## north
## calculator
module calculator
(	
	input clk, 
	input rst,
	input start,
	input [7:0] rom_data,
	output [6:0] rom_addr,
	output done,
	output [7:0] result
);
For scale: roughly 2800 cells after synthesis, roughly 1100 flip-flops, roughly 0.047 mm^2 of cells after synthesis.
export LEC_CHECK = 0
export CAP_MARGIN = 35
export CORE_MARGIN = 2
export CORE_UTILIZATION = 70
export CTS_CLUSTER_DIAMETER = 382
export CTS_CLUSTER_SIZE = 18
export PLACE_DENSITY_LB_ADDON = 0.0
export SETUP_SLACK_MARGIN = 1.9
export SLEW_MARGIN = 20
create_clock -name core_clock -period 6.5 [get_ports {clk}]
run.sh (not shown) runs the stock make flow with config.mk's settings and CLKGATE_MAP_FILE=.
| north | all stages done | FAIL | setup timing |
--- input diff north..south ---
==> flow/config.mk <==
export PLATFORM = sky130hd
export DESIGN_NAME = calculator
export DESIGN_NICKNAME = calculator
export VERILOG_FILES = /design/flow/design.v
export SDC_FILE = /design/flow/constraint.sdc
export NUM_CORES = 4
export LEC_CHECK = 0
export CAP_MARGIN = 20
export CORE_MARGIN = 2
export CORE_UTILIZATION = 70
export CTS_CLUSTER_SIZE = 40
export PLACE_DENSITY_LB_ADDON = 0.0
export SETUP_SLACK_MARGIN = 1.54
export SLEW_MARGIN = 20
==> flow/constraint.sdc <==
create_clock -name core_clock -period 9.7 [get_ports {clk}]
set_input_delay 1.9400 -clock core_clock [delete_from_list [all_inputs] [get_ports {clk}]]
set_output_delay 1.9400 -clock core_clock [all_outputs]
set_load 0.01 [all_outputs]
--- outcome ---
In south the implementation completed, yet the final layout does not meet the checks, the culprit being setup timing.
Going from north to south, utilization went up; detailed-route vias per instance now larger; total iterations of the first detailed-routing run went up; required time of the worst setup path up 3.28 ns; number of inserted diodes now larger.
There was hardly any difference in sequential cell area between south and north.
Changes in east relative to south:
==> flow/config.mk <==
export PLATFORM = sky130hd
export DESIGN_NAME = calculator
export DESIGN_NICKNAME = calculator
export VERILOG_FILES = /design/flow/design.v
export SDC_FILE = /design/flow/constraint.sdc
export NUM_CORES = 4
export LEC_CHECK = 0
export ABC_AREA = 1
export CAP_MARGIN = 20
export CORE_MARGIN = 2
export CORE_UTILIZATION = 72
export CTS_CLUSTER_DIAMETER = 197
export PLACE_DENSITY_LB_ADDON = 0.2
export SLEW_MARGIN = 20
==> flow/constraint.sdc <==
create_clock -name core_clock -period 9.68 [get_ports {clk}]
set_input_delay 1.9360 -clock core_clock [delete_from_list [all_inputs] [get_ports {clk}]]
set_output_delay 1.9360 -clock core_clock [all_outputs]
set_load 0.01 [all_outputs]
Findings:
- Compared with south, in east buffer count excluding the clock tree in the final layout now sits lower; via count higher.
- south finished all stages; however, its layout fails the closing checks, the failures being setup timing.
- east reached the end of the flow, and the finished layout is clean on the timing, DRC and antenna checks.
- Total standard cell area after synthesis of east exceeds that of south by a few percent.
- The run showing the smaller buffer and inverter count on the worst path is south.
- The wire length of the first global-routing pass reported for east is greater than that of south by about 0.9%.
- Yosys stat chip area: east vs south up about 4.3%
- Total stage count of the critical path: east vs south up 12
- Relative to south, logic share of the area has increased by 1.3 points in east.
- Compared to south, east has final critical delay including setup and external delays 1.75 ns lower.
- Summary of the comparison: layout-stage area growth over the synthesis result is lower in east, relative to south.
#### Input delta (west over east)
==> flow/config.mk <==
export PLATFORM = sky130hd
export DESIGN_NAME = calculator
export DESIGN_NICKNAME = calculator
export VERILOG_FILES = /design/flow/design.v
export SDC_FILE = /design/flow/constraint.sdc
export NUM_CORES = 4
export LEC_CHECK = 0
export CAP_MARGIN = 20
export CORE_MARGIN = 2
export CORE_UTILIZATION = 62
export SETUP_SLACK_MARGIN = 2.19
export SLEW_MARGIN = 40
==> flow/constraint.sdc <==
create_clock -name core_clock -period 8.62 [get_ports {clk}]
set_input_delay 1.7240 -clock core_clock [delete_from_list [all_inputs] [get_ports {clk}]]
set_output_delay 1.7240 -clock core_clock [all_outputs]
set_load 0.01 [all_outputs]
==> results <==
Complete run, failing final checks: west, reason setup timing.
Peak clock frequency supported by timing sits lower in west than in east.
Taking east as the reference, in west area added between synthesis and finish picked up an extra 5.3 points, wire length lower.
Worst clock skew on the final layout: west higher than east
Looking at count of clock-buffer cells in the layout, west sits 14 below east.
Non-clock buffer count was higher in west than in east.
Compared with east, west shows critical path depth lower by 10.
